`flow/run.sh`:
```
#!/bin/bash
# the make line also repeats each setting of config.mk as NAME=value (left out here)
make -C /OpenROAD-flow-scripts/flow DESIGN_CONFIG=/design/flow/config.mk WORK_HOME=/design/flow/orfs CLKGATE_MAP_FILE= finish
```
`flow/config.mk`:
```
export PLATFORM = sky130hd
export DESIGN_NAME = alu_top
export DESIGN_NICKNAME = alu_top
export VERILOG_FILES = /design/flow/design.v
export SDC_FILE = /design/flow/constraint.sdc
export NUM_CORES = 4
export LEC_CHECK = 0
export ABC_AREA = 0
export CAP_MARGIN = 15
export CORE_ASPECT_RATIO = 0.5
export CORE_MARGIN = 2
export CORE_UTILIZATION = 72
export CTS_CLUSTER_DIAMETER = 254
export CTS_CLUSTER_SIZE = 34
export MIN_ROUTING_LAYER = met1
export PLACE_DENSITY_LB_ADDON = 0.0
export SETUP_SLACK_MARGIN = 5.0
export SLEW_MARGIN = 0
export TNS_END_PERCENT = 25
```
`flow/constraint.sdc`:
```
create_clock -name core_clock -period 136.0 [get_ports {CLK}]
set_input_delay 27.2000 -clock core_clock [delete_from_list [all_inputs] [get_ports {CLK}]]
set_output_delay 27.2000 -clock core_clock [all_outputs]
set_load 0.01 [all_outputs]
```
`flow/design.v`:
```
module Decoder_Unit (
    input [1 : 0] DEC_ALU_FUNC,
    output reg DEC_Arith_Enable, DEC_Logic_Enable, DEC_CMP_Enable, DEC_Shift_Enable
);
always @(*) begin
    DEC_Arith_Enable = 1'b0;
    DEC_Logic_Enable = 1'b0;
    DEC_CMP_Enable   = 1'b0;
    DEC_Shift_Enable = 1'b0;
    case (DEC_ALU_FUNC)
        2'b00: DEC_Arith_Enable = 1'b1;
        2'b01: DEC_Logic_Enable = 1'b1;
        2'b10: DEC_CMP_Enable   = 1'b1;
        2'b11: DEC_Shift_Enable = 1'b1;
        default: begin
            DEC_Arith_Enable = 1'b0;
            DEC_Logic_Enable = 1'b0;
            DEC_CMP_Enable   = 1'b0;
            DEC_Shift_Enable = 1'b0; 
    end
    endcase
end
endmodule
module Arithmetic_Unit #(
    parameter A_WIDTH = 16,
    parameter B_WIDTH = 16
) (
    input clk,rst,
    input [A_WIDTH - 1 : 0] A,
    input [B_WIDTH - 1 : 0] B,
    input [1 : 0] Arith_ALU_FUNC,
    input Arith_Enable,
    output reg [A_WIDTH + B_WIDTH - 1 : 0] Arith_OUT,
    output reg Carry_OUT, Arith_Flag       
);
reg [A_WIDTH + B_WIDTH - 1 : 0] ADD_Signal;
always @(posedge clk or negedge rst) begin
    if(!rst) begin 
        Arith_OUT  <=  'b0;
        Carry_OUT  <= 1'b0; 
        Arith_Flag <= 1'b0; 
end
else begin
    Arith_Flag <= Arith_Enable;
    if(Arith_Enable) begin
        case (Arith_ALU_FUNC)
            2'b00: begin
                if (A_WIDTH >= B_WIDTH) begin
                    Arith_OUT <= A + B;
                    {Carry_OUT,ADD_Signal[A_WIDTH - 1 : 0]} <= A + B;
                end
                else begin
                    Arith_OUT <= A + B;
                    {Carry_OUT,ADD_Signal[B_WIDTH - 1 : 0]} <= A + B;
                end
            end
            2'b01: Arith_OUT <= A - B;
            2'b10: Arith_OUT <= A * B;
            2'b11: Arith_OUT <= (B == 0) ? 'b0 : A / B;
            default: begin
                Arith_OUT <=  'b0;
                Carry_OUT <= 1'b0; 
            end
        endcase 
    end
  end
end
endmodule
module Logic_Unit #(
    parameter A_WIDTH = 16,
    parameter B_WIDTH = 16
) (
    input clk,rst,
    input [A_WIDTH - 1 : 0] A,
    input [B_WIDTH - 1 : 0] B,
    input [1 : 0] Logic_ALU_FUNC,
    input Logic_Enable,
    output reg [A_WIDTH + B_WIDTH - 1 : 0] Logic_OUT,
    output reg Logic_Flag       
);
always @(posedge clk or negedge rst) begin
    if(!rst) begin
    Logic_OUT  <= 16'b0;
    Logic_Flag <= 1'b0;
end
else begin
    Logic_Flag <= Logic_Enable;
    if(Logic_Enable) begin
        case (Logic_ALU_FUNC)
            2'b00: Logic_OUT <=   A & B; 
            2'b01: Logic_OUT <=   A | B;
            2'b10: Logic_OUT <= ~(A & B);
            2'b11: Logic_OUT <= ~(A | B);
            default: begin
                Logic_OUT <= 16'b0;
            end
        endcase
    end
  end
end
endmodule
module CMP_Unit #(
    parameter A_WIDTH = 16,
    parameter B_WIDTH = 16
) (
    input clk,rst,
    input [A_WIDTH - 1 : 0] A,
    input [B_WIDTH - 1 : 0] B,    
    input [1 : 0] CMP_ALU_FUNC,
    input CMP_Enable,
    output reg [A_WIDTH + B_WIDTH - 1 : 0] CMP_OUT,
    output reg CMP_Flag       
);
always @(posedge clk or negedge rst) begin
    if(!rst) begin
       CMP_OUT  <= 16'b0;
       CMP_Flag <= 1'b0;
    end
    else begin
    CMP_Flag <= CMP_Enable;    
    if(CMP_Enable) begin
        case (CMP_ALU_FUNC)
            2'b00: CMP_OUT <= 16'b0; 
            2'b01: begin
                if( A == B)
                CMP_OUT <= 16'b1;
                else
                CMP_OUT <= 16'b0;
            end
            2'b10:begin
                if( A > B)
                CMP_OUT <= 16'b10;
                else
                CMP_OUT <= 16'b0;
            end
            2'b11:begin
                if( A < B)
                CMP_OUT <= 16'b11;
                else
                CMP_OUT <= 16'b0;
            end
            default: begin
                CMP_OUT <= 16'b0;
            end
        endcase
    end
  end
end
endmodule
module Shift_Unit #(
    parameter A_WIDTH = 16,
    parameter B_WIDTH = 16
) (
    input clk,rst,
    input [A_WIDTH - 1 : 0] A,
    input [B_WIDTH - 1 : 0] B,
    input [1 : 0] Shift_ALU_FUNC,
    input Shift_Enable,
    output reg [A_WIDTH + B_WIDTH - 1 : 0] Shift_OUT,
    output reg Shift_Flag       
);
always @(posedge clk or negedge rst) begin
  if(!rst) begin
    Shift_OUT  <= 16'b0;
    Shift_Flag <= 1'b0;
end
else begin
    Shift_Flag <= Shift_Enable;
    if(Shift_Enable) begin
        case (Shift_ALU_FUNC)
            2'b00: Shift_OUT <= A >> 1; 
            2'b01: Shift_OUT <= A << 1;
            2'b10: Shift_OUT <= B >> 1;
            2'b11: Shift_OUT <= B << 1;
            default: begin
                Shift_OUT <= 16'b0;
            end
        endcase
    end
  end
end
endmodule
module alu_top #(
    parameter A_WIDTH_TOP = 16,
    parameter B_WIDTH_TOP = 16
) (
    input   CLK,rst,
    input   [3 : 0] ALU_FUNC,
    input   [A_WIDTH_TOP - 1 : 0] A,
    input   [B_WIDTH_TOP - 1 : 0] B,
    output  [A_WIDTH_TOP + B_WIDTH_TOP - 1 : 0] Arith_OUT, Logic_OUT, CMP_OUT,Shift_OUT,
    output  Carry_OUT, Arith_Flag, Logic_Flag, CMP_Flag, Shift_Flag
);
wire Arith_EN, Logic_EN, CMP_EN, Shift_EN;
Decoder_Unit U0 (
    .DEC_ALU_FUNC(ALU_FUNC[3 : 2]),
    .DEC_Arith_Enable(Arith_EN),
    .DEC_Logic_Enable(Logic_EN),
    .DEC_CMP_Enable  (CMP_EN),
    .DEC_Shift_Enable(Shift_EN)
);
Arithmetic_Unit #(.A_WIDTH(A_WIDTH_TOP), .B_WIDTH(B_WIDTH_TOP)) U1 (
    .clk(CLK),
    .rst(rst),
    .A(A),
    .B(B),
    .Arith_ALU_FUNC(ALU_FUNC[1 : 0]),
    .Arith_Enable(Arith_EN),
    .Arith_OUT(Arith_OUT),
    .Carry_OUT(Carry_OUT),
    .Arith_Flag(Arith_Flag)
);
Logic_Unit #(.A_WIDTH(A_WIDTH_TOP), .B_WIDTH(B_WIDTH_TOP)) U2 (
    .clk(CLK),
    .rst(rst),
    .A(A),
    .B(B),
    .Logic_ALU_FUNC(ALU_FUNC[1 : 0]),
    .Logic_Enable(Logic_EN),
    .Logic_OUT(Logic_OUT),
    .Logic_Flag(Logic_Flag)
);
CMP_Unit #(.A_WIDTH(A_WIDTH_TOP), .B_WIDTH(B_WIDTH_TOP)) U3 (
    .clk(CLK),
    .rst(rst),
    .A(A),
    .B(B),
    .CMP_ALU_FUNC(ALU_FUNC[1 : 0]),
    .CMP_Enable(CMP_EN),
    .CMP_OUT(CMP_OUT),
    .CMP_Flag(CMP_Flag)
);
Shift_Unit #(.A_WIDTH(A_WIDTH_TOP), .B_WIDTH(B_WIDTH_TOP)) U4 (
    .clk(CLK),
    .rst(rst),
    .A(A),
    .B(B),
    .Shift_ALU_FUNC(ALU_FUNC[1 : 0]),
    .Shift_Enable(Shift_EN),
    .Shift_OUT(Shift_OUT),
    .Shift_Flag(Shift_Flag)
);
endmodule
```
==> reports/notes.md, run 1 <==
* status: complete, no violations
* destination of the worst register-to-register timing path: U1.Arith_OUT[0]
* antenna violations before repair: 9
* Sinks on Clock Net: 73
* Slew Limit Fails: 0
* average wire length per cell after detail routing: 23.84 um
* logic depth of the worst register-to-register path: 6
* CP delay by family, top: AND-OR/OR-AND gates
* cell with the biggest individual delay on the critical path: sky130_fd_sc_hd__clkdlybuf4s50_1
* Critical Path Fanout Max: 41
* yosys aoi share: 0.2522
* number of buffers inserted during clock tree synthesis: 9
* overall die height: 162.3 um
* main area contributors after synthesis: sky130_fd_sc_hd__ha_1, sky130_fd_sc_hd__fa_1, sky130_fd_sc_hd__nand2_1, sky130_fd_sc_hd__dfrtp_1, sky130_fd_sc_hd__nor2_1
* clock transition at the register clock pins on the worst setup and hold paths after CTS: 0.07 ns
* number of synthesized flops with an enable pin: 0
* most popular library cell in the synthesized design by count: sky130_fd_sc_hd__nand2_1
* Die X: 320.6 um
* GR Layer Usage met1: 0.5809
* sequential cell area fraction in the yosys report: 0.05063
* Worst Hold End: U1.Arith_OUT[3]
* boundary pin count: 171
* maximum number of pins on one net before global-route repair: 74
* post-detailed-route count of antenna-violating nets: 0
* relative slew slack: 0.03994
* clk_skew: 0 ns
* maximum achievable frequency: 8.028 MHz
* count of warnings emitted by yosys: 5
* # DRC: 0
* critical path's most frequent cell: sky130_fd_sc_hd__o21a_1
* total negative slack: 0 ns
* root buffer cell: sky130_fd_sc_hd__clkbuf_16
* Post CTS Setup Buffer Count: 0
* number of DRC violations after detailed-routing iteration 0: 5098
* worst setup path start: B[8]
* largest non-sequential cell family by area: adder cells
* Overflow after GRT: 0
* mean cell area of the mapped netlist: 7.579 um2
* Post-Place Worst Slack: 12.75 ns
* library cells used by synthesis: 138
* final worst path period need: 124.56 ns
* yosys adder share: 0.2995
* area reported by Yosys stat: 36080 um2
* multiplexer share of the synthesized area: 0.04924
* biggest area consumer among synthesized cells: sky130_fd_sc_hd__ha_1
* part of the cycle the worst path needs: 0.9159
* number of buffers on the longest clock path: 2
* Syn Std Cell Area: 36080 um2
* Floorplan Utilization: 0.7365
* drt pass-1 iters: 11
* die area: 52030 um2
* type of the worst setup path: input pin to flip-flop
* vias in the first global route: 37710
* min-delay worst type: flip-flop to flip-flop
* slack of the worst reg-to-reg path: 133.95 ns
* Simple-Gate Area Share: 0.2169
* via total after detailed routing: 39100
* count of instances resized after the clock tree is built: 0
* global-route met2 utilization: 0.7448
* startpoint of the worst-slack reg-to-reg timing path: U1.Arith_OUT[0]
* cts hold-fix bufs: 0
* count of buffers from port buffering: 125
* worst hold start: U1.Arith_OUT[3]
* CTS tree: yes
* Syn-to-layout area delta: 5.604%
* final-stage net count: 5585
* CP Data Arrival Time: 124.80 ns
* all-layer global routing usage: 0.4891
* Tool Warnings: 61
* Critical path buffers and inverters: 14
* area fraction in xor and xnor cells: 0.06304
* Dominant flop cell: sky130_fd_sc_hd__dfrtp_1
* total of flip-flops plus latches after synthesis: 73
* endpoint required time on the critical path: 136.24 ns
* Critical Path Max Stage Delay: 0.88 ns
* final weighted congestion of routability-driven global placement: 1.044
* endpoint kind of the worst setup timing path: flip-flop
* clock latency on the worst-skew pair: 0.37 ns
* worst hold path stage count: 2
* H-Tree Depth: 3
* proportion of netlist area held by the largest area contributor: 0.1893
* fraction of met3 tracks used by global routing: 0.2006
* total detailed-routing wirelength: 130.3 mm
* number of logic stages on the critical path including buffering: 403
* Rows: 57
* final hold viol count: 0
* layer with the highest usage: met2
* share of flip-flops with an asynchronous set or reset after synthesis: 1.000
* ranking of synthesized cells by instance count: sky130_fd_sc_hd__nand2_1, sky130_fd_sc_hd__ha_1, sky130_fd_sc_hd__nor2_1
* DP HPWL: 98.19 mm
* area inside the core boundary: 49000 um2
* max-cap violation count: 0
* global-route wire length before repair: 200.8 mm
* Setup crit start kind: input pin
* Final setup violation count: 0
* number of standard cells reported by yosys: 4761
* measured slew at the worst slew-check pin: 1.435 ns
* RSZ-0062 raised after global routing: no
* fin worst setup slack: 11.44 ns
* destination of the critical timing path: U1.Arith_OUT[0]
* vias per std cell: 7.158
* cell count after synthesis: 4761
==> metal layers <==
layer / vias up / wire [um]
met4: 16 / 9692
met2: 2798 / 53700
met3: 964 / 19380
li1: 17160 / -
met5: - / 240
met1: 18160 / 47240
==> cell type report <==
| type | instances | area (um2) |
|---|---|---|
| inverter | 338 | 1269 |
| fill | 3502 | 10890 |
| clock inverter | 5 | 77.57 |
| tap | 649 | 812.0 |
| antenna | 4 | 10.01 |
| timing repair buffer | 199 | 1812 |
| clock buffer | 11 | 252.7 |
| multi-input combinational | 4184 | 32050 |
| sequential | 73 | 1827 |
==> through the flow <==
step | cells | util | cell area [um2] | hold WS, ns
after detailed placement | 5441 | 0.7699 | 37720 | 0.4659
after global placement | 5441 | 0.7699 | 37720 | 0.4613
final | 5463 | 0.7777 | 38110 | 0.4805
after global routing | 5459 | 0.7775 | 38100 | 0.4958
after CTS | 5457 | 0.7767 | 38050 | 0.4817
after floorplan | 4821 | - | 36310 | 0.5135
==> run 2: changes to the inputs <==
- ABC_AREA: 0 -> not set
- CAP_MARGIN: 15 -> 20
- CORE_ASPECT_RATIO: 0.5 -> not set
- CORE_UTILIZATION: 72 -> 40
- CTS_CLUSTER_DIAMETER: 254 -> not set
- CTS_CLUSTER_SIZE: 34 -> not set
- MIN_ROUTING_LAYER: met1 -> not set
- PLACE_DENSITY_LB_ADDON: 0.0 -> not set
- SETUP_SLACK_MARGIN: 5.0 -> not set
- SLEW_MARGIN: 0 -> 20
- TNS_END_PERCENT: 25 -> not set
- clock period: 136.0 -> 137.0 ns (I/O delays scaled with it)
==> reports/notes.md, run 2 <==
* startpoint of the worst-slack reg-to-reg timing path: U1.Arith_OUT[0]
* CP Data Arrival Time: 123.36 ns
* maximum number of pins on one net before global-route repair: 58
* post-detailed-route count of antenna-violating nets: 0
* cts hold-fix bufs: 0
* boundary pin count: 171
* worst setup path start: B[1]
* CTS tree: yes
* status: complete, no violations
* cell with the biggest individual delay on the critical path: sky130_fd_sc_hd__clkdlybuf4s50_1
* number of synthesized flops with an enable pin: 0
* most popular library cell in the synthesized design by count: sky130_fd_sc_hd__nand2_1
* number of non-filler instances in the completed layout: 5993
* area taken by flip-flops and latches: 1827 um2
* Critical Path Max Stage Delay: 0.85 ns
* cell count after synthesis: 4761
* clock latency on the worst-skew pair: 0.41 ns
* Setup crit start kind: input pin
* main area contributors after synthesis: sky130_fd_sc_hd__ha_1, sky130_fd_sc_hd__fa_1, sky130_fd_sc_hd__nand2_1, sky130_fd_sc_hd__dfrtp_1, sky130_fd_sc_hd__nor2_1
* area fraction in xor and xnor cells: 0.06304
* total negative slack: 0 ns
* total detailed-routing wirelength: 120.5 mm
* number of buffers inserted during clock tree synthesis: 9
* proportion of netlist area held by the largest area contributor: 0.1893
* Post CTS Setup Buffer Count: 0
* slack of the worst reg-to-reg path: 135.11 ns
* Area after DPL: 38440 um2
* number of buffers on the longest clock path: 2
* global-route wire length before repair: 191.2 mm
* endpoint required time on the critical path: 137.28 ns
* final-stage net count: 5591
* Critical Path Fanout Max: 41
* average wire length per cell after detail routing: 20.11 um
* destination of the worst register-to-register timing path: U1.Arith_OUT[0]
* Final setup violation count: 0
* Syn Std Cell Area: 36080 um2
* number of logic stages on the critical path including buffering: 406
* logic depth of the worst register-to-register path: 6
* Overflow after GRT: 0
* Worst Hold End: U4.Shift_OUT[10]
* Layout Utilization: 0.4319
* Critical path buffers and inverters: 17
* via total after detailed routing: 35250
* endpoint kind of the worst setup timing path: flip-flop
* Filler Cells Inserted: 9268
* final weighted congestion of routability-driven global placement: 0.9348
* overall die height: 304.3 um
* final worst path period need: 123.09 ns
* sequential cell area fraction in the yosys report: 0.05063
* die area: 92630 um2
* clock transition at the register clock pins on the worst setup and hold paths after CTS: 0.08 ns
* Slew Limit Fails: 0
* Sinks on Clock Net: 73
* number of standard cells reported by yosys: 4761
* type of the worst setup path: input pin to flip-flop
* Simple-Gate Area Share: 0.2169
* number of placed cells counting well taps: 5976
* count of instances resized after the clock tree is built: 0
* critical path's most frequent cell: sky130_fd_sc_hd__o21a_1
* count of warnings emitted by yosys: 5
* Floorplan Utilization: 0.4021
* mean cell area of the mapped netlist: 7.579 um2
* clk_skew: 0 ns
* Syn-to-layout area delta: 7.407%
* CP delay by family, top: AND-OR/OR-AND gates
* yosys adder share: 0.2995
* number of DRC violations after detailed-routing iteration 0: 2934
* biggest area consumer among synthesized cells: sky130_fd_sc_hd__ha_1
* Tool Warnings: 61
* antenna violations before repair: 1
* fin worst setup slack: 13.91 ns
* combinational gate area: 32040 um2
* count of buffers from port buffering: 125
* drt pass-1 iters: 5
* multiplexer share of the synthesized area: 0.04924
* RSZ-0062 raised after global routing: no
* maximum achievable frequency: 8.124 MHz
* finished layout cell area: 38760 um2
* measured slew at the worst slew-check pin: 0.9934 ns
* yosys aoi share: 0.2522
* final hold viol count: 0
* Post-Place Worst Slack: 14.45 ns
* largest non-sequential cell family by area: adder cells
* part of the cycle the worst path needs: 0.8984
* Die X: 304.3 um
* relative slew slack: 0.3353
* vias per std cell: 5.881
* ranking of synthesized cells by instance count: sky130_fd_sc_hd__nand2_1, sky130_fd_sc_hd__ha_1, sky130_fd_sc_hd__nor2_1
* # DRC: 0
* worst hold start: U4.Shift_OUT[10]
* destination of the critical timing path: U1.Arith_OUT[0]
* H-Tree Depth: 3
* min-delay worst type: flip-flop to flip-flop
* Rows: 110
* Dominant flop cell: sky130_fd_sc_hd__dfrtp_1
* worst hold path stage count: 2
* root buffer cell: sky130_fd_sc_hd__clkbuf_16
* library cells used by synthesis: 138
* share of flip-flops with an asynchronous set or reset after synthesis: 1.000
* DP HPWL: 93.56 mm
* all-layer global routing usage: 0.2569
* max-cap violation count: 0
* total of flip-flops plus latches after synthesis: 73
* area inside the core boundary: 89740 um2
* vias in the first global route: 33760
* area reported by Yosys stat: 36080 um2
==> run 2: per-stage QoR <==
| step | hold WS (ns) |
|---|---|
| global route | 0.5055 |
| finish | 0.4796 |
| CTS | 0.4861 |
| floorplan | 0.5135 |
| global placement | 0.4627 |
| detailed placement | 0.4728 |
==> run 2: routing by layer <==
layer / track usage / routed length (um) / up-vias
met5: 0 / 8 / -
met1: 0.3496 / 54680 / 16770
met3: 0.02737 / 7612 / 166
met4: 0.07564 / 3414 / 2
met2: 0.4284 / 54840 / 1121
li1: - / - / 17190
==> run 2: cell type report <==
class                   count  area share
diodes                      1  0.00006457
clock buffers               9    0.005811
clock inverters             7    0.002034
inverters                 338     0.03274
multi-input cells        4184      0.8267
flip-flops and latches     73     0.04713
well taps                1176     0.03797
repair buffers            205     0.04759
==> run 3: changes to the inputs <==
- ABC_AREA: not set -> 1
- CAP_MARGIN: 20 -> 15
- CORE_UTILIZATION: 40 -> 72
- CTS_CLUSTER_DIAMETER: not set -> 261
- CTS_CLUSTER_SIZE: not set -> 41
- HOLD_SLACK_MARGIN: not set -> -0.08
- MAX_ROUTING_LAYER: not set -> met4
- MIN_ROUTING_LAYER: not set -> met1
- SETUP_SLACK_MARGIN: not set -> 5.0
- TNS_END_PERCENT: not set -> 80
- clock period: 137.0 -> 87.9 ns (I/O delays scaled with it)
==> reports/notes.md, run 3 <==
* Floorplan Utilization: 0.7269
* area reported by Yosys stat: 37210 um2
* ranking of synthesized cells by instance count: sky130_fd_sc_hd__nand2_1, sky130_fd_sc_hd__inv_1, sky130_fd_sc_hd__ha_1
* overall die height: 231.3 um
* count of buffers from port buffering: 125
* Rows: 83
* biggest area consumer among synthesized cells: sky130_fd_sc_hd__ha_1
* number of buffers on the longest clock path: 2
* cts hold-fix bufs: 0
* root buffer cell: sky130_fd_sc_hd__clkbuf_16
* Simple-Gate Area Share: 0.2984
* H-Tree Depth: 3
* mean cell area of the mapped netlist: 6.476 um2
* number of buffers inserted during clock tree synthesis: 9
* Sinks on Clock Net: 73
* proportion of netlist area held by the largest area contributor: 0.1836
* last stage reached: global routing
* cell count after synthesis: 5746
* count of warnings emitted by yosys: 5
* Area after DPL: 41720 um2
* sequential cell area fraction in the yosys report: 0.04909
* Syn Std Cell Area: 37210 um2
* boundary pin count: 171
* library cells used by synthesis: 78
* Post-Place Worst Slack: -2.797 ns
* multiplexer share of the synthesized area: 0.0005716
* status: stopped before the end
* most popular library cell in the synthesized design by count: sky130_fd_sc_hd__nand2_1
* die area: 53520 um2
* area fraction in xor and xnor cells: 0.06849
* Dominant flop cell: sky130_fd_sc_hd__dfrtp_1
* number of standard cells reported by yosys: 5746
* largest non-sequential cell family by area: simple AND/OR/NAND/NOR gates
* total of flip-flops plus latches after synthesis: 73
* area inside the core boundary: 51200 um2
* yosys adder share: 0.2890
* Die X: 231.3 um
* final weighted congestion of routability-driven global placement: 1.051
* main area contributors after synthesis: sky130_fd_sc_hd__ha_1, sky130_fd_sc_hd__nand2_1, sky130_fd_sc_hd__fa_1, sky130_fd_sc_hd__inv_1, sky130_fd_sc_hd__o21ai_0
* yosys aoi share: 0.1566
* share of flip-flops with an asynchronous set or reset after synthesis: 1.000
* DP HPWL: 92.51 mm
* number of synthesized flops with an enable pin: 0
## run 3: per-stage QoR
stage                     cells    util
after floorplan            5806       -
after global placement     6727  0.8149
after detailed placement   6727  0.8149
after CTS                  6868  0.8434
## run 3: what timing repair did
action / in CTS
gates cloned: 3
pin swaps: 73
gates resized: 68
setup endpoints to repair: 3
setup buffers: 122
==> run 4: changes to the inputs <==
- ABC_AREA: 1 -> not set
- CAP_MARGIN: 15 -> 20
- CORE_UTILIZATION: 72 -> 65
- CTS_CLUSTER_DIAMETER: 261 -> not set
- CTS_CLUSTER_SIZE: 41 -> not set
- HOLD_SLACK_MARGIN: -0.08 -> not set
- MIN_ROUTING_LAYER: met1 -> not set
- SETUP_SLACK_MARGIN: 5.0 -> 2.72
- TNS_END_PERCENT: 80 -> 5
- clock period: 87.9 -> 91.2 ns (I/O delays scaled with it)
==> reports/notes.md, run 4 <==
* number of standard cells reported by yosys: 4761
* library cells used by synthesis: 138
* overall die height: 239.6 um
* Rows: 86
* proportion of netlist area held by the largest area contributor: 0.1893
* count of warnings emitted by yosys: 5
* status: stopped before the end
* Sinks on Clock Net: 73
* final weighted congestion of routability-driven global placement: 1.037
* number of buffers inserted during clock tree synthesis: 9
* total of flip-flops plus latches after synthesis: 73
* cts hold-fix bufs: 0
* Simple-Gate Area Share: 0.2169
* DP HPWL: 112.3 mm
* cell count after synthesis: 4761
* Floorplan Utilization: 0.6562
* multiplexer share of the synthesized area: 0.04924
* Dominant flop cell: sky130_fd_sc_hd__dfrtp_1
* yosys adder share: 0.2995
* share of flip-flops with an asynchronous set or reset after synthesis: 1.000
* count of buffers from port buffering: 125
* die area: 57410 um2
* number of buffers on the longest clock path: 2
* root buffer cell: sky130_fd_sc_hd__clkbuf_16
* most popular library cell in the synthesized design by count: sky130_fd_sc_hd__nand2_1
* Syn Std Cell Area: 36080 um2
* sequential cell area fraction in the yosys report: 0.05063
* area inside the core boundary: 54990 um2
* number of synthesized flops with an enable pin: 0
* boundary pin count: 171
* biggest area consumer among synthesized cells: sky130_fd_sc_hd__ha_1
* Overflow after GRT: 2011
* largest non-sequential cell family by area: adder cells
* area fraction in xor and xnor cells: 0.06304
* main area contributors after synthesis: sky130_fd_sc_hd__ha_1, sky130_fd_sc_hd__fa_1, sky130_fd_sc_hd__nand2_1, sky130_fd_sc_hd__dfrtp_1, sky130_fd_sc_hd__nor2_1
* mean cell area of the mapped netlist: 7.579 um2
* H-Tree Depth: 3
* yosys aoi share: 0.2522
* ranking of synthesized cells by instance count: sky130_fd_sc_hd__nand2_1, sky130_fd_sc_hd__ha_1, sky130_fd_sc_hd__nor2_1
* Area after DPL: 47400 um2
* last stage reached: global routing
* all-layer global routing usage: 0.9670
* Die X: 239.6 um
* Run Error: [ERROR GRT-0232] Routing congestion too high. Check the congestion heatmap in the GUI.
* area reported by Yosys stat: 36080 um2
==> run 4: per-stage QoR <==
step	hold slack [ns]	util	setup slack (ns)	std cells
3_5_place_dp	0.4718	0.8620	-5.289	6688
2_1_floorplan	0.5135	-	-5.640	4821
3_3_place_gp	0.4606	0.8620	-2.274	6688
4_1_cts	0.4850	0.9159	-1.946	6921
==> run 4: metal layers <==
metal | GRT overflow | global-route usage
met5 | - | -
met4 | 472 | 1.041
met3 | 138 | 0.8393
met2 | 1262 | 1.098
met1 | 139 | 0.9115
==> run 4: timing repair <==
| item | in CTS |
|---|---|
| gates resized | 219 |
| endpoints found under the setup margin | 3 |
| buffers inserted | 215 |
| pin swaps | 199 |
| gates cloned | 4 |
==> run 5: changes to the inputs <==
- CORE_UTILIZATION: 65 -> 68
- CTS_CLUSTER_DIAMETER: not set -> 346
- SETUP_SLACK_MARGIN: 2.72 -> not set
- TNS_END_PERCENT: 5 -> not set
- clock period: 91.2 -> 85.3 ns (I/O delays scaled with it)
==> reports/notes.md, run 5 <==
* Area after DPL: 48330 um2
* Syn Std Cell Area: 36080 um2
* share of flip-flops with an asynchronous set or reset after synthesis: 1.000
* mean cell area of the mapped netlist: 7.579 um2
* library cells used by synthesis: 138
* yosys aoi share: 0.2522
* sequential cell area fraction in the yosys report: 0.05063
* number of synthesized flops with an enable pin: 0
* proportion of netlist area held by the largest area contributor: 0.1893
* status: stopped before the end
* area inside the core boundary: 52550 um2
* Floorplan Utilization: 0.6866
* cell count after synthesis: 4761
* most popular library cell in the synthesized design by count: sky130_fd_sc_hd__nand2_1
* number of standard cells reported by yosys: 4761
* largest non-sequential cell family by area: adder cells
* main area contributors after synthesis: sky130_fd_sc_hd__ha_1, sky130_fd_sc_hd__fa_1, sky130_fd_sc_hd__nand2_1, sky130_fd_sc_hd__dfrtp_1, sky130_fd_sc_hd__nor2_1
* Dominant flop cell: sky130_fd_sc_hd__dfrtp_1
* final weighted congestion of routability-driven global placement: 1.075
* Run Error: [ERROR DPL-0033] detailed placement checks failed during check placement.
* yosys adder share: 0.2995
* last stage reached: clock tree synthesis
* DP HPWL: 122.8 mm
* area fraction in xor and xnor cells: 0.06304
* ranking of synthesized cells by instance count: sky130_fd_sc_hd__nand2_1, sky130_fd_sc_hd__ha_1, sky130_fd_sc_hd__nor2_1
* total of flip-flops plus latches after synthesis: 73
* Rows: 84
* boundary pin count: 171
* multiplexer share of the synthesized area: 0.04924
* area reported by Yosys stat: 36080 um2
* die area: 54920 um2
* count of warnings emitted by yosys: 5
* count of buffers from port buffering: 125
* biggest area consumer among synthesized cells: sky130_fd_sc_hd__ha_1
* Die X: 234.4 um
* overall die height: 234.4 um
* Simple-Gate Area Share: 0.2169
-- run 5: metrics by stage --
step / util / worst slack, ns / instances
floorplan: - / -10.33 / 4821
global placement: 0.9197 / -6.913 / 6764
detailed placement: 0.9197 / -11.27 / 6764
==> run 6: changes to the inputs <==
- ABC_AREA: not set -> 0
- CAP_MARGIN: 20 -> 15
- CORE_ASPECT_RATIO: not set -> 0.56
- CORE_UTILIZATION: 68 -> 71
- CTS_CLUSTER_DIAMETER: 346 -> 261
- CTS_CLUSTER_SIZE: not set -> 34
- MAX_ROUTING_LAYER: met4 -> not set
- MIN_ROUTING_LAYER: not set -> met1
- PLACE_DENSITY_LB_ADDON: not set -> 0.0
- SETUP_SLACK_MARGIN: not set -> 5.0
- SLEW_MARGIN: 20 -> 0
- TNS_END_PERCENT: not set -> 25
- clock period: 85.3 -> 92.7 ns (I/O delays scaled with it)
==> reports/notes.md, run 6 <==
* overall die height: 172.7 um
* total of flip-flops plus latches after synthesis: 73
* boundary pin count: 171
* number of standard cells reported by yosys: 4761
* area reported by Yosys stat: 36080 um2
* Simple-Gate Area Share: 0.2169
* Dominant flop cell: sky130_fd_sc_hd__dfrtp_1
* count of buffers from port buffering: 125
* multiplexer share of the synthesized area: 0.04924
* number of synthesized flops with an enable pin: 0
* largest non-sequential cell family by area: adder cells
* most popular library cell in the synthesized design by count: sky130_fd_sc_hd__nand2_1
* library cells used by synthesis: 138
* Area after DPL: 47410 um2
* ranking of synthesized cells by instance count: sky130_fd_sc_hd__nand2_1, sky130_fd_sc_hd__ha_1, sky130_fd_sc_hd__nor2_1
* Die X: 305.3 um
* DP HPWL: 147.3 mm
* proportion of netlist area held by the largest area contributor: 0.1893
* cell count after synthesis: 4761
* count of warnings emitted by yosys: 5
* mean cell area of the mapped netlist: 7.579 um2
* main area contributors after synthesis: sky130_fd_sc_hd__ha_1, sky130_fd_sc_hd__fa_1, sky130_fd_sc_hd__nand2_1, sky130_fd_sc_hd__dfrtp_1, sky130_fd_sc_hd__nor2_1
* die area: 52720 um2
* Run Error: [ERROR DPL-0038] Utilization greater than 100%, impossible to legalize
* sequential cell area fraction in the yosys report: 0.05063
* area inside the core boundary: 49920 um2
* status: stopped before the end
* final weighted congestion of routability-driven global placement: 1.112
* yosys aoi share: 0.2522
* biggest area consumer among synthesized cells: sky130_fd_sc_hd__ha_1
* Syn Std Cell Area: 36080 um2
* last stage reached: clock tree synthesis
* number of placed cells counting well taps: 6627
* yosys adder share: 0.2995
* Floorplan Utilization: 0.7229
* Rows: 61
* share of flip-flops with an asynchronous set or reset after synthesis: 1.000
* area fraction in xor and xnor cells: 0.06304
[run 6: metrics by stage]
stage / utilization / setup slack [ns]
after floorplan: - / -4.440
after global placement: 0.9499 / -1.693
after detailed placement: 0.9499 / -7.806
==> run 7: changes to the inputs <==
- ABC_AREA: 0 -> not set
- CAP_MARGIN: 15 -> 20
- CORE_ASPECT_RATIO: 0.56 -> not set
- CORE_UTILIZATION: 71 -> 72
- CTS_CLUSTER_DIAMETER: 261 -> 81
- CTS_CLUSTER_SIZE: 34 -> not set
- MAX_ROUTING_LAYER: not set -> met4
- MIN_ROUTING_LAYER: met1 -> not set
- PLACE_DENSITY: not set -> 0.66
- PLACE_DENSITY_LB_ADDON: 0.0 -> not set
- SLEW_MARGIN: 0 -> 20
- TNS_END_PERCENT: 25 -> not set
- clock period: 92.7 -> 98.3 ns (I/O delays scaled with it)
==> reports/notes.md, run 7 <==
* largest non-sequential cell family by area: adder cells
* sequential cell area fraction in the yosys report: 0.05063
* area inside the core boundary: 49860 um2
* Rows: 82
* count of buffers from port buffering: 125
* ranking of synthesized cells by instance count: sky130_fd_sc_hd__nand2_1, sky130_fd_sc_hd__ha_1, sky130_fd_sc_hd__nor2_1
* yosys aoi share: 0.2522
* Post-Place Worst Slack: -2.615 ns
* yosys adder share: 0.2995
* library cells used by synthesis: 138
* Simple-Gate Area Share: 0.2169
* count of warnings emitted by yosys: 5
* root buffer cell: sky130_fd_sc_hd__clkbuf_16
* most popular library cell in the synthesized design by count: sky130_fd_sc_hd__nand2_1
* final weighted congestion of routability-driven global placement: 1.052
* number of synthesized flops with an enable pin: 0
* status: stopped before the end
* biggest area consumer among synthesized cells: sky130_fd_sc_hd__ha_1
* H-Tree Depth: 3
* share of flip-flops with an asynchronous set or reset after synthesis: 1.000
* last stage reached: global routing
* overall die height: 227.9 um
* cell count after synthesis: 4761
* DP HPWL: 95.20 mm
* area fraction in xor and xnor cells: 0.06304
* number of standard cells reported by yosys: 4761
* multiplexer share of the synthesized area: 0.04924
* Area after DPL: 40300 um2
* Die X: 227.9 um
* proportion of netlist area held by the largest area contributor: 0.1893
* main area contributors after synthesis: sky130_fd_sc_hd__ha_1, sky130_fd_sc_hd__fa_1, sky130_fd_sc_hd__nand2_1, sky130_fd_sc_hd__dfrtp_1, sky130_fd_sc_hd__nor2_1
* Sinks on Clock Net: 73
* area reported by Yosys stat: 36080 um2
* mean cell area of the mapped netlist: 7.579 um2
* cts hold-fix bufs: 0
* Syn Std Cell Area: 36080 um2
* die area: 51920 um2
* number of buffers on the longest clock path: 2
* number of placed cells counting well taps: 5687
* Floorplan Utilization: 0.7237
* total of flip-flops plus latches after synthesis: 73
* boundary pin count: 171
* Dominant flop cell: sky130_fd_sc_hd__dfrtp_1
* number of buffers inserted during clock tree synthesis: 9
[run 7: metrics by stage]
stage | util | hold WS (ns)
2_1_floorplan | - | 0.5135
3_3_place_gp | 0.8083 | 0.4609
3_5_place_dp | 0.8083 | 0.4713
4_1_cts | 0.8777 | 0.4877
[run 7: what timing repair did]
item	CTS
setup endpoints to repair	3
pin swaps	225
buffers inserted	248
gates cloned	9
resized	254
==> run 8: changes to the inputs <==
- CORE_UTILIZATION: 72 -> 58
- CTS_CLUSTER_DIAMETER: 81 -> not set
- MAX_ROUTING_LAYER: met4 -> not set
- PLACE_DENSITY: 0.66 -> not set
- SETUP_SLACK_MARGIN: 5.0 -> not set
- clock period: 98.3 -> 88.3 ns (I/O delays scaled with it)
==> reports/notes.md, run 8 <==
* destination of the critical timing path: U1.Arith_OUT[0]
* Die X: 253.4 um
* number of standard cells reported by yosys: 4761
* status: finished with violations
* Critical Path Max Stage Delay: 0.45 ns
* failing layout criteria: negative setup slack
* Dominant flop cell: sky130_fd_sc_hd__dfrtp_1
* ranking of synthesized cells by instance count: sky130_fd_sc_hd__nand2_1, sky130_fd_sc_hd__ha_1, sky130_fd_sc_hd__nor2_1
* main area contributors after synthesis: sky130_fd_sc_hd__ha_1, sky130_fd_sc_hd__fa_1, sky130_fd_sc_hd__nand2_1, sky130_fd_sc_hd__dfrtp_1, sky130_fd_sc_hd__nor2_1
* CP Data Arrival Time: 94.70 ns
* number of logic stages on the critical path including buffering: 419
* Syn-to-layout area delta: 42.63%
* CTS tree: yes
* cell with the biggest individual delay on the critical path: sky130_fd_sc_hd__or4_4
* vias in the first global route: 42230
* count of buffers from port buffering: 125
* yosys aoi share: 0.2522
* cts hold-fix bufs: 0
* count of warnings emitted by yosys: 5
* worst hold slack after final layout: 0.4764 ns
* area reported by Yosys stat: 36080 um2
* clock latency on the worst-skew pair: 0.38 ns
* worst hold start: U2.Logic_OUT[3]
* vias per std cell: 6.170
* all-layer global routing usage: 0.4356
* logic depth of the worst register-to-register path: 6
* overall die height: 253.4 um
* number of placed cells counting well taps: 6876
* Simple-Gate Area Share: 0.2169
* number of synthesized flops with an enable pin: 0
* boundary pin count: 171
* Rows: 91
* critical path's most frequent cell: sky130_fd_sc_hd__o21a_1
* fin worst setup slack: -6.147 ns
* RSZ-0062 raised after global routing: yes
* DP HPWL: 110.2 mm
* max-cap violation count: 0
* min-delay worst type: flip-flop to flip-flop
* worst hold path stage count: 2
* largest non-sequential cell family by area: adder cells
* number of buffers inserted during clock tree synthesis: 9
* Critical Path Fanout Max: 8
* mean cell area of the mapped netlist: 7.579 um2
* area inside the core boundary: 61600 um2
* biggest area consumer among synthesized cells: sky130_fd_sc_hd__ha_1
* sequential cell area fraction in the yosys report: 0.05063
* Slew Limit Fails: 0
* Setup crit start kind: input pin
* # DRC: 0
* final-stage net count: 7011
* slack of the worst reg-to-reg path: 86.76 ns
* proportion of netlist area held by the largest area contributor: 0.1893
* global-route wire length before repair: 223.2 mm
* post-detailed-route count of antenna-violating nets: 0
* clk_skew: 0 ns
* Tool Warnings: 66
* H-Tree Depth: 3
* endpoint kind of the worst setup timing path: flip-flop
* total of flip-flops plus latches after synthesis: 73
* CP delay by family, top: AND-OR/OR-AND gates
* root buffer cell: sky130_fd_sc_hd__clkbuf_16
* multiplexer share of the synthesized area: 0.04924
* destination of the worst register-to-register timing path: U1.Arith_OUT[0]
* number of DRC violations after detailed-routing iteration 0: 3993
* final weighted congestion of routability-driven global placement: 1.009
* endpoint required time on the critical path: 88.56 ns
* area fraction in xor and xnor cells: 0.06304
* relative slew slack: 0.3168
* die area: 64220 um2
* average wire length per cell after detail routing: 20.87 um
* clock transition at the register clock pins on the worst setup and hold paths after CTS: 0.07 ns
* Worst Hold End: U2.Logic_OUT[3]
* final worst path period need: 94.45 ns
* most popular library cell in the synthesized design by count: sky130_fd_sc_hd__nand2_1
* Floorplan Utilization: 0.5858
* via total after detailed routing: 43650
* antenna violations before repair: 2
* number of buffers on the longest clock path: 2
* total detailed-routing wirelength: 147.7 mm
* Syn Std Cell Area: 36080 um2
* measured slew at the worst slew-check pin: 1.022 ns
* Layout Utilization: 0.8355
* startpoint of the worst-slack reg-to-reg timing path: U1.Arith_OUT[0]
* part of the cycle the worst path needs: 1.070
* final hold viol count: 0
* library cells used by synthesis: 138
* Critical path buffers and inverters: 32
* Overflow after GRT: 0
* worst setup path start: B[4]
* yosys adder share: 0.2995
* Sinks on Clock Net: 73
* drt pass-1 iters: 7
* Final setup violation count: 2
* maximum achievable frequency: 10.59 MHz
* share of flip-flops with an asynchronous set or reset after synthesis: 1.000
* number of non-filler instances in the completed layout: 7075
* cell count after synthesis: 4761
* type of the worst setup path: input pin to flip-flop
* maximum number of pins on one net before global-route repair: 74
==> run 8: final cells by class <==
class	count	area [um2]
clock buffers	9	225.2
multi-input cells	4185	34370
repair buffers	1624	12640
well taps	837	1047
flip-flops and latches	73	1827
clock inverters	7	68.82
diodes	2	5.005
inverters	338	1277
fillers	4014	10130
==> run 8: what timing repair did <==
action	CTS	global route
endpoints found under the hold margin	0	0
gates cloned	3	0
pin swaps	84	188
buffers inserted	103	77
resized	154	207
endpoints found under the setup margin	3	3
==> run 8: per-layer routing <==
metal  GRT usage  share of wire  vias up
li1            -              -    19990
met1      0.5594           0.40    20590
met2      0.6919           0.44     2410
met3     0.09611           0.11      653
met4      0.2069          0.058        8
met5    0.009266         0.0016        -
==> run 8: stage by stage <==
stage / setup slack (ns) / setup TNS [ns] / instance area [um2]
2_1_floorplan: -7.930 / -14.68 / 37600
3_3_place_gp: -4.825 / -7.172 / 48260
3_5_place_dp: -7.004 / -11.96 / 48260
4_1_cts: -3.906 / -5.537 / 50010
5_1_grt: -9.876 / -20.15 / 51460
6_report: -6.147 / -9.852 / 51460
==> run 9: changes to the inputs <==
- CORE_UTILIZATION: 58 -> 65
- MAX_ROUTING_LAYER: not set -> met4
- SETUP_SLACK_MARGIN: not set -> 2.72
- TNS_END_PERCENT: not set -> 5
- clock period: 88.3 -> 91.3 ns (I/O delays scaled with it)
==> reports/notes.md, run 9 <==
* final weighted congestion of routability-driven global placement: 1.044
* Syn Std Cell Area: 36080 um2
* area reported by Yosys stat: 36080 um2
* all-layer global routing usage: 0.8555
* die area: 57410 um2
* Die X: 239.6 um
* yosys adder share: 0.2995
* root buffer cell: sky130_fd_sc_hd__clkbuf_16
* mean cell area of the mapped netlist: 7.579 um2
* main area contributors after synthesis: sky130_fd_sc_hd__ha_1, sky130_fd_sc_hd__fa_1, sky130_fd_sc_hd__nand2_1, sky130_fd_sc_hd__dfrtp_1, sky130_fd_sc_hd__nor2_1
* Simple-Gate Area Share: 0.2169
* area fraction in xor and xnor cells: 0.06304
* number of buffers inserted during clock tree synthesis: 9
* last stage reached: global routing
* multiplexer share of the synthesized area: 0.04924
* total of flip-flops plus latches after synthesis: 73
* biggest area consumer among synthesized cells: sky130_fd_sc_hd__ha_1
* H-Tree Depth: 3
* most popular library cell in the synthesized design by count: sky130_fd_sc_hd__nand2_1
* status: stopped before the end
* Dominant flop cell: sky130_fd_sc_hd__dfrtp_1
* boundary pin count: 171
* yosys aoi share: 0.2522
* ranking of synthesized cells by instance count: sky130_fd_sc_hd__nand2_1, sky130_fd_sc_hd__ha_1, sky130_fd_sc_hd__nor2_1
* count of warnings emitted by yosys: 5
* cell count after synthesis: 4761
* number of buffers on the longest clock path: 2
* Run Error: [ERROR GRT-0232] Routing congestion too high. Check the congestion heatmap in the GUI.
* overall die height: 239.6 um
* area inside the core boundary: 54990 um2
* largest non-sequential cell family by area: adder cells
* number of synthesized flops with an enable pin: 0
* count of buffers from port buffering: 125
* DP HPWL: 108.9 mm
* library cells used by synthesis: 138
* number of placed cells counting well taps: 6667
* number of standard cells reported by yosys: 4761
* Rows: 86
* Overflow after GRT: 486
* proportion of netlist area held by the largest area contributor: 0.1893
* sequential cell area fraction in the yosys report: 0.05063
* Floorplan Utilization: 0.6562
* share of flip-flops with an asynchronous set or reset after synthesis: 1.000
* Sinks on Clock Net: 73
run 9: what timing repair did:
item / CTS
pin swaps: 168
hold buffers: 0
gates cloned: 5
gates resized: 182
setup buffers: 273
endpoints found under the setup margin: 3
run 9: metal layers:
metal	GRT overflow	track usage
met3	34	0.7223
met4	137	0.8788
met1	37	0.8260
met2	278	0.9823
met5	-	-
run 9: stage by stage:
| step | cell area, um2 | hold slack, ns | setup WS [ns] | util |
|---|---|---|---|---|
| 3_5_place_dp | 47220 | 0.4741 | -5.053 | 0.8587 |
| 3_3_place_gp | 47220 | 0.4602 | -2.427 | 0.8587 |
| 2_1_floorplan | 37540 | 0.5135 | -5.560 | - |
| 4_1_cts | 50350 | 0.4917 | -2.132 | 0.9156 |
==> run 10: changes to the inputs <==
- ABC_AREA: not set -> 1
- CORE_UTILIZATION: 65 -> 67
- MAX_ROUTING_LAYER: met4 -> not set
- PLACE_DENSITY: not set -> 0.4
- SETUP_SLACK_MARGIN: 2.72 -> not set
- clock period: 91.3 -> 113.0 ns (I/O delays scaled with it)
==> reports/notes.md, run 10 <==
* vias per std cell: 5.681
* CP Data Arrival Time: 104.31 ns
* biggest area consumer among synthesized cells: sky130_fd_sc_hd__ha_1
* post-detailed-route count of antenna-violating nets: 0
* final hold viol count: 0
* final weighted congestion of routability-driven global placement: 0.9947
* drt pass-1 iters: 8
* endpoint required time on the critical path: 113.26 ns
* worst hold path stage count: 2
* number of DRC violations after detailed-routing iteration 0: 3008
* CTS tree: yes
* relative slew slack: 0.2121
* number of placed cells counting well taps: 6512
* Simple-Gate Area Share: 0.2984
* Worst Hold End: U1.Arith_OUT[25]
* mean cell area of the mapped netlist: 6.476 um2
* yosys adder share: 0.2890
* total of flip-flops plus latches after synthesis: 73
* Post-Place Worst Slack: -0.6121 ns
* proportion of netlist area held by the largest area contributor: 0.1836
* count of buffers from port buffering: 125
* Setup crit start kind: input pin
* Floorplan Utilization: 0.6768
* max-cap violation count: 0
* number of synthesized flops with an enable pin: 0
* Tool Warnings: 63
* CP delay by family, top: AND-OR/OR-AND gates
* type of the worst setup path: input pin to flip-flop
* maximum achievable frequency: 9.611 MHz
* library cells used by synthesis: 78
* worst hold start: U1.Arith_OUT[25]
* fin worst setup slack: 8.950 ns
* DP HPWL: 87.18 mm
* number of buffers inserted during clock tree synthesis: 9
* clk_skew: 0 ns
* area fraction in xor and xnor cells: 0.06849
* total detailed-routing wirelength: 113.7 mm
* clock transition at the register clock pins on the worst setup and hold paths after CTS: 0.07 ns
* Die X: 239.7 um
* worst setup path start: B[3]
* Overflow after GRT: 0
* vias in the first global route: 34680
* Rows: 86
* Highest Signal Layer: met5
* worst hold slack after final layout: 0.4827 ns
* die area: 57440 um2
* share of flip-flops with an asynchronous set or reset after synthesis: 1.000
* total negative slack: 0 ns
* most popular library cell in the synthesized design by count: sky130_fd_sc_hd__nand2_1
* logic depth of the worst register-to-register path: 2
* area reported by Yosys stat: 37210 um2
* overall die height: 239.7 um
* measured slew at the worst slew-check pin: 1.169 ns
* final-stage net count: 6642
* status: complete, no violations
* cell with the biggest individual delay on the critical path: sky130_fd_sc_hd__or4_1
* Syn-to-layout area delta: 8.275%
* startpoint of the worst-slack reg-to-reg timing path: U1.Arith_OUT[7]
* largest non-sequential cell family by area: simple AND/OR/NAND/NOR gates
* antenna violations before repair: 5
* area inside the core boundary: 54990 um2
* part of the cycle the worst path needs: 0.9208
* Slew Limit Fails: 0
* Critical path buffers and inverters: 134
* slack of the worst reg-to-reg path: 112.09 ns
* Sinks on Clock Net: 73
* min-delay worst type: flip-flop to flip-flop
* all-layer global routing usage: 0.3868
* main area contributors after synthesis: sky130_fd_sc_hd__ha_1, sky130_fd_sc_hd__nand2_1, sky130_fd_sc_hd__fa_1, sky130_fd_sc_hd__inv_1, sky130_fd_sc_hd__o21ai_0
* number of standard cells reported by yosys: 5746
* yosys aoi share: 0.1566
* root buffer cell: sky130_fd_sc_hd__clkbuf_16
* number of buffers on the longest clock path: 2
* boundary pin count: 171
* Dominant flop cell: sky130_fd_sc_hd__dfrtp_1
* Syn Std Cell Area: 37210 um2
* cell count after synthesis: 5746
* average wire length per cell after detail routing: 17.19 um
* Final setup violation count: 0
* number of non-filler instances in the completed layout: 6617
* count of warnings emitted by yosys: 5
* ranking of synthesized cells by instance count: sky130_fd_sc_hd__nand2_1, sky130_fd_sc_hd__inv_1, sky130_fd_sc_hd__ha_1
* routed wl met3: 11.25 mm
* multiplexer share of the synthesized area: 0.0005716
* sequential cell area fraction in the yosys report: 0.04909
* final worst path period need: 104.05 ns
* met1 wire length: 46.44 mm
* maximum number of pins on one net before global-route repair: 50
* number of logic stages on the critical path including buffering: 615
* met2 wire len: 50.17 mm
* clock latency on the worst-skew pair: 0.37 ns
* endpoint kind of the worst setup timing path: flip-flop
* global-route wire length before repair: 178.2 mm
* destination of the critical timing path: U1.Arith_OUT[0]
* via total after detailed routing: 37590
* destination of the worst register-to-register timing path: U1.Arith_OUT[7]
* # DRC: 0
* critical path's most frequent cell: sky130_fd_sc_hd__nand2_1
* H-Tree Depth: 3
* Critical Path Max Stage Delay: 0.53 ns
* Critical Path Fanout Max: 30
==> run 10: cell type report <==
class                   count  area, um2
clock inverters             7      60.06
clock buffers               9      225.2
flip-flops and latches     73       1827
inverters                1011       3887
diodes                      2      5.005
multi-input cells        4496      30900
well taps                 748      935.9
repair inverters            4      20.02
fillers                  4809      14690
repair buffers            267       2427
==> run 10: metrics by stage <==
stage          cell area [um2]  utilization
6_report                 40290       0.7328
5_1_grt                  40290       0.7327
4_1_cts                  39110       0.7113
3_5_place_dp             38810       0.7058
3_3_place_gp             38810       0.7058
2_1_floorplan            37440            -
==> run 10: metal layers <==
metal  up-vias  track usage
met2      1672       0.6261
met5         -            0
met4         4       0.1625
met3       372      0.07387
met1     16900       0.5032
li1      18640            -
==> run 10: what timing repair did <==
item	in CTS	in global routing
buffers inserted	1	74
cloned	0	12
pin swaps	1	21
hold endpoints to repair	0	0
gates resized	1	151
endpoints found under the setup margin	1	4
hold buffers	0	0
==> run 11: changes to the inputs <==
- ABC_AREA: 1 -> not set
- CORE_UTILIZATION: 67 -> 71
- CTS_CLUSTER_DIAMETER: not set -> 271
- MAX_ROUTING_LAYER: not set -> met4
- PLACE_DENSITY: 0.4 -> not set
- TNS_END_PERCENT: 5 -> not set
- clock period: 113.0 -> 85.0 ns (I/O delays scaled with it)
==> reports/notes.md, run 11 <==
* yosys aoi share: 0.2522
* largest non-sequential cell family by area: adder cells
* count of buffers from port buffering: 125
* DP HPWL: 142.4 mm
* number of standard cells reported by yosys: 4761
* cell count after synthesis: 4761
* area fraction in xor and xnor cells: 0.06304
* most popular library cell in the synthesized design by count: sky130_fd_sc_hd__nand2_1
* main area contributors after synthesis: sky130_fd_sc_hd__ha_1, sky130_fd_sc_hd__fa_1, sky130_fd_sc_hd__nand2_1, sky130_fd_sc_hd__dfrtp_1, sky130_fd_sc_hd__nor2_1
* total of flip-flops plus latches after synthesis: 73
* Area after DPL: 48320 um2
* area inside the core boundary: 50170 um2
* last stage reached: clock tree synthesis
* number of synthesized flops with an enable pin: 0
* share of flip-flops with an asynchronous set or reset after synthesis: 1.000
* status: stopped before the end
* Die X: 229.4 um
* sequential cell area fraction in the yosys report: 0.05063
* library cells used by synthesis: 138
* mean cell area of the mapped netlist: 7.579 um2
* final weighted congestion of routability-driven global placement: 1.092
* ranking of synthesized cells by instance count: sky130_fd_sc_hd__nand2_1, sky130_fd_sc_hd__ha_1, sky130_fd_sc_hd__nor2_1
* overall die height: 229.4 um
* Run Error: [ERROR DPL-0038] Utilization greater than 100%, impossible to legalize
* area reported by Yosys stat: 36080 um2
* biggest area consumer among synthesized cells: sky130_fd_sc_hd__ha_1
* Simple-Gate Area Share: 0.2169
* Floorplan Utilization: 0.7192
* number of placed cells counting well taps: 6749
* Syn Std Cell Area: 36080 um2
* multiplexer share of the synthesized area: 0.04924
* boundary pin count: 171
* Rows: 82
* yosys adder share: 0.2995
* proportion of netlist area held by the largest area contributor: 0.1893
* Dominant flop cell: sky130_fd_sc_hd__dfrtp_1
* die area: 52640 um2
* count of warnings emitted by yosys: 5
run 11: stage by stage:
step	hold slack (ns)	setup slack [ns]
after floorplan	0.5135	-10.57
after global placement	0.4600	-7.095
after detailed placement	0.4761	-14.07
==> run 12: changes to the inputs <==
- ABC_AREA: not set -> 1
- CORE_ASPECT_RATIO: not set -> 0.7
- CORE_UTILIZATION: 71 -> 72
- CTS_CLUSTER_DIAMETER: 271 -> 400
- CTS_CLUSTER_SIZE: not set -> 100
- HOLD_SLACK_MARGIN: not set -> 0.3
- MAX_ROUTING_LAYER: met4 -> not set
- PLACE_DENSITY: not set -> 0.4
- clock period: 85.0 -> 126.0 ns (I/O delays scaled with it)
==> reports/notes.md, run 12 <==
* status: complete, no violations
* worst setup path start: A[8]
* Slew Limit Fails: 0
* finished layout cell area: 39220 um2
* count of buffers from port buffering: 125
* Sinks on Clock Net: 73
* vias in the first global route: 35690
* relative slew slack: 0.3095
* maximum number of pins on one net before global-route repair: 74
* Critical path buffers and inverters: 135
* multiplexer share of the synthesized area: 0.0005716
* clock latency on the worst-skew pair: 0.37 ns
* type of the worst setup path: input pin to flip-flop
* proportion of netlist area held by the largest area contributor: 0.1836
* clk_skew: 0 ns
* antenna violations before repair: 1
* cell with the biggest individual delay on the critical path: sky130_fd_sc_hd__clkdlybuf4s50_1
* boundary pin count: 171
* ranking of synthesized cells by instance count: sky130_fd_sc_hd__nand2_1, sky130_fd_sc_hd__inv_1, sky130_fd_sc_hd__ha_1
* final hold viol count: 0
* logic depth of the worst register-to-register path: 2
* Area after DPL: 38760 um2
* Overflow after GRT: 0
* area inside the core boundary: 50940 um2
* number of standard cells reported by yosys: 5746
* die area: 53550 um2
* Syn-to-layout area delta: 5.380%
* Worst Hold End: U4.Shift_OUT[1]
* destination of the worst register-to-register timing path: U1.Arith_OUT[9]
* library cells used by synthesis: 78
* startpoint of the worst-slack reg-to-reg timing path: U1.Arith_OUT[9]
* worst hold start: U4.Shift_OUT[1]
* mean cell area of the mapped netlist: 6.476 um2
* destination of the critical timing path: U1.Arith_OUT[0]
* Rows: 69
* biggest area consumer among synthesized cells: sky130_fd_sc_hd__ha_1
* global-route wire length before repair: 186.8 mm
* cts hold-fix bufs: 0
* worst hold slack after final layout: 0.4883 ns
* slack of the worst reg-to-reg path: 125.03 ns
* drt pass-1 iters: 27
* RSZ-0062 raised after global routing: no
* Syn Std Cell Area: 37210 um2
* number of DRC violations after detailed-routing iteration 0: 4109
* measured slew at the worst slew-check pin: 1.010 ns
* Critical Path Max Stage Delay: 0.45 ns
* min-delay worst type: flip-flop to flip-flop
* Final setup violation count: 0
* Tool Warnings: 63
* average wire length per cell after detail routing: 17.93 um
* all-layer global routing usage: 0.4316
* area fraction in xor and xnor cells: 0.06849
* critical path's most frequent cell: sky130_fd_sc_hd__nand2_1
* yosys aoi share: 0.1566
* Simple-Gate Area Share: 0.2984
* Critical Path Fanout Max: 30
* root buffer cell: sky130_fd_sc_hd__clkbuf_16
* part of the cycle the worst path needs: 0.9158
* Setup crit start kind: input pin
* area reported by Yosys stat: 37210 um2
* yosys adder share: 0.2890
* worst hold path stage count: 2
* vias per std cell: 5.902
* max-cap violation count: 0
* most popular library cell in the synthesized design by count: sky130_fd_sc_hd__nand2_1
* total negative slack: 0 ns
* total detailed-routing wirelength: 116.0 mm
* share of flip-flops with an asynchronous set or reset after synthesis: 1.000
* final worst path period need: 115.39 ns
* sequential cell area fraction in the yosys report: 0.04909
* fin worst setup slack: 10.61 ns
* CTS tree: yes
* via total after detailed routing: 38170
* post-detailed-route count of antenna-violating nets: 0
* count of warnings emitted by yosys: 5
* CP delay by family, top: AND-OR/OR-AND gates
* number of buffers inserted during clock tree synthesis: 9
* main area contributors after synthesis: sky130_fd_sc_hd__ha_1, sky130_fd_sc_hd__nand2_1, sky130_fd_sc_hd__fa_1, sky130_fd_sc_hd__inv_1, sky130_fd_sc_hd__o21ai_0
* number of buffers on the longest clock path: 2
* number of logic stages on the critical path including buffering: 615
* DP HPWL: 90.26 mm
* Floorplan Utilization: 0.7306
* endpoint required time on the critical path: 126.26 ns
* final weighted congestion of routability-driven global placement: 1.018
* overall die height: 194.2 um
* cell count after synthesis: 5746
* endpoint kind of the worst setup timing path: flip-flop
* Dominant flop cell: sky130_fd_sc_hd__dfrtp_1
* number of synthesized flops with an enable pin: 0
* # DRC: 0
* Die X: 275.7 um
* clock transition at the register clock pins on the worst setup and hold paths after CTS: 0.08 ns
* H-Tree Depth: 3
* largest non-sequential cell family by area: simple AND/OR/NAND/NOR gates
* maximum achievable frequency: 8.666 MHz
* CP Data Arrival Time: 115.66 ns
* final-stage net count: 6568
* total of flip-flops plus latches after synthesis: 73
* Post-Place Worst Slack: 9.965 ns
## run 12: cell type report
type | instances | area (um2)
multi-input combinational | 4492 | 30540
fill | 4157 | 11720
inverter | 1011 | 3842
sequential | 73 | 1827
timing repair buffer | 199 | 1808
tap | 674 | 843.3
clock buffer | 10 | 239.0
clock inverter | 5 | 103.9
timing repair inverter | 2 | 10.01
antenna | 1 | 2.502
## run 12: through the flow
stage | utilization | instances
finish | 0.7699 | 6467
global placement | 0.7610 | 6443
global route | 0.7698 | 6466
detailed placement | 0.7610 | 6443
floorplan | - | 5806
CTS | 0.7677 | 6458
## run 12: routing by layer
metal | GRT usage | vias up | wire length [um]
met5 | 0 | - | 10
met4 | 0.1137 | 2 | 3795
met3 | 0.1375 | 312 | 18040
met2 | 0.6173 | 2305 | 44770
met1 | 0.6208 | 17100 | 49350
li1 | - | 18460 | -
## run 12: what timing repair did
item / CTS / global route
buffers inserted: 0 / 4
endpoints found under the hold margin: 0 / 0
setup endpoints to repair: 0 / 2
gates resized: 0 / 13
==> run 13: changes to the inputs <==
- CAP_MARGIN: 20 -> 15
- CELL_PAD_IN_SITES_DETAIL_PLACEMENT: not set -> 2
- CELL_PAD_IN_SITES_GLOBAL_PLACEMENT: not set -> 3
- CORE_ASPECT_RATIO: 0.7 -> 1.84
- CORE_MARGIN: 2 -> 3
- CORE_UTILIZATION: 72 -> 40
- CTS_CLUSTER_DIAMETER: 400 -> 224
- GPL_ROUTABILITY_DRIVEN: not set -> 1
- HOLD_SLACK_MARGIN: 0.3 -> not set
- MIN_ROUTING_LAYER: not set -> met1
- PLACE_DENSITY: 0.4 -> 0.46
- SETUP_SLACK_MARGIN: not set -> 5.0
- TNS_END_PERCENT: not set -> 90
- clock period: 126.0 -> 165.0 ns (I/O delays scaled with it)
==> reports/notes.md, run 13 <==
* overall die height: 419.7 um
* library cells used by synthesis: 78
* Sinks on Clock Net: 73
* Tool Warnings: 65
* sequential cell area fraction in the yosys report: 0.04909
* worst hold start: U1.Arith_OUT[31]
* proportion of netlist area held by the largest area contributor: 0.1836
* Dominant flop cell: sky130_fd_sc_hd__dfrtp_1
* Worst Hold End: U1.Arith_OUT[31]
* count of instances resized after the clock tree is built: 0
* maximum number of pins on one net before global-route repair: 58
* ranking of synthesized cells by instance count: sky130_fd_sc_hd__nand2_1, sky130_fd_sc_hd__inv_1, sky130_fd_sc_hd__ha_1
* mean cell area of the mapped netlist: 6.476 um2
* clk_skew: 0 ns
* critical path's most frequent cell: sky130_fd_sc_hd__nand2_1
* yosys adder share: 0.2890
* clock transition at the register clock pins on the worst setup and hold paths after CTS: 0.07 ns
* number of DRC violations after detailed-routing iteration 0: 1393
* CP Data Arrival Time: 129.19 ns
* destination of the critical timing path: U1.Arith_OUT[0]
* Final setup violation count: 0
* final worst path period need: 128.91 ns
* Floorplan Utilization: 0.4036
* final-stage net count: 6569
* slack of the worst reg-to-reg path: 163.98 ns
* destination of the worst register-to-register timing path: U1.Arith_OUT[9]
* number of logic stages on the critical path including buffering: 607
* # DRC: 0
* cell count after synthesis: 5746
* number of placed cells counting well taps: 7002
* post-detailed-route count of antenna-violating nets: 0
* number of buffers inserted during clock tree synthesis: 9
* antenna violations before repair: 5
* count of warnings emitted by yosys: 5
* die area: 96900 um2
* number of standard cells reported by yosys: 5746
* Die X: 230.9 um
* Critical Path Fanout Max: 31
* drt pass-1 iters: 5
* final weighted congestion of routability-driven global placement: 0.9287
* Simple-Gate Area Share: 0.2984
* RSZ-0062 raised after global routing: no
* vias in the first global route: 45320
* startpoint of the worst-slack reg-to-reg timing path: U1.Arith_OUT[9]
* largest non-sequential cell family by area: simple AND/OR/NAND/NOR gates
* Setup crit start kind: input pin
* endpoint required time on the critical path: 165.29 ns
* cell with the biggest individual delay on the critical path: sky130_fd_sc_hd__a221oi_1
* area reported by Yosys stat: 37210 um2
* root buffer cell: sky130_fd_sc_hd__clkbuf_16
* final hold viol count: 0
* area inside the core boundary: 92200 um2
* clock latency on the worst-skew pair: 0.40 ns
* total detailed-routing wirelength: 167.8 mm
* vias per std cell: 5.676
* cts hold-fix bufs: 0
* Rows: 151
* max-cap violation count: 0
* type of the worst setup path: input pin to flip-flop
* CTS tree: yes
* H-Tree Depth: 3
* Layout Utilization: 0.4320
* measured slew at the worst slew-check pin: 1.120 ns
* status: complete, no violations
* relative slew slack: 0.2505
* yosys aoi share: 0.1566
* number of synthesized flops with an enable pin: 0
* global-route wire length before repair: 257.1 mm
* average wire length per cell after detail routing: 23.90 um
* total of flip-flops plus latches after synthesis: 73
* logic depth of the worst register-to-register path: 2
* main area contributors after synthesis: sky130_fd_sc_hd__ha_1, sky130_fd_sc_hd__nand2_1, sky130_fd_sc_hd__fa_1, sky130_fd_sc_hd__inv_1, sky130_fd_sc_hd__o21ai_0
* multiplexer share of the synthesized area: 0.0005716
* Critical Path Max Stage Delay: 0.72 ns
* most popular library cell in the synthesized design by count: sky130_fd_sc_hd__nand2_1
* area fraction in xor and xnor cells: 0.06849
* biggest area consumer among synthesized cells: sky130_fd_sc_hd__ha_1
* Overflow after GRT: 0
* min-delay worst type: flip-flop to flip-flop
* Post CTS Setup Buffer Count: 0
* all-layer global routing usage: 0.3439
* Slew Limit Fails: 0
* Syn-to-layout area delta: 7.027%
* Syn Std Cell Area: 37210 um2
* maximum achievable frequency: 7.757 MHz
* number of buffers on the longest clock path: 2
* Post-Place Worst Slack: 35.31 ns
* DP HPWL: 137.4 mm
* endpoint kind of the worst setup timing path: flip-flop
* worst setup path start: B[3]
* fin worst setup slack: 36.09 ns
* via total after detailed routing: 39840
* CP delay by family, top: AND-OR/OR-AND gates
* worst hold path stage count: 2
* part of the cycle the worst path needs: 0.7813
* count of buffers from port buffering: 125
* boundary pin count: 171
* total negative slack: 0 ns
* number of non-filler instances in the completed layout: 7019
* share of flip-flops with an asynchronous set or reset after synthesis: 1.000
* Critical path buffers and inverters: 134
[run 13: layout make-up]
class	instances	area, um2
fill	11740	52370
sequential	73	1827
antenna	1	2.502
tap	1224	1531
clock buffer	11	252.7
multi-input combinational	4490	30490
clock inverter	5	62.56
timing repair buffer	204	1837
inverter	1011	3822
[run 13: routing by layer]
| metal | vias up | share of wire | GRT usage |
|---|---|---|---|
| met2 | 987 | 0.54 | 0.6764 |
| met3 | 623 | 0.039 | 0.04571 |
| met5 | - | 0.00055 | 0 |
| met1 | 19830 | 0.33 | 0.3167 |
| met4 | 8 | 0.088 | 0.2548 |
| li1 | 18390 | - | - |
[run 13: stage by stage]
step	hold slack, ns	cell area [um2]
2_1_floorplan	0.5155	37440
3_3_place_gp	0.4635	39510
3_5_place_dp	0.4759	39510
4_1_cts	0.4960	39830
5_1_grt	0.5291	39830
6_report	0.4938	39830
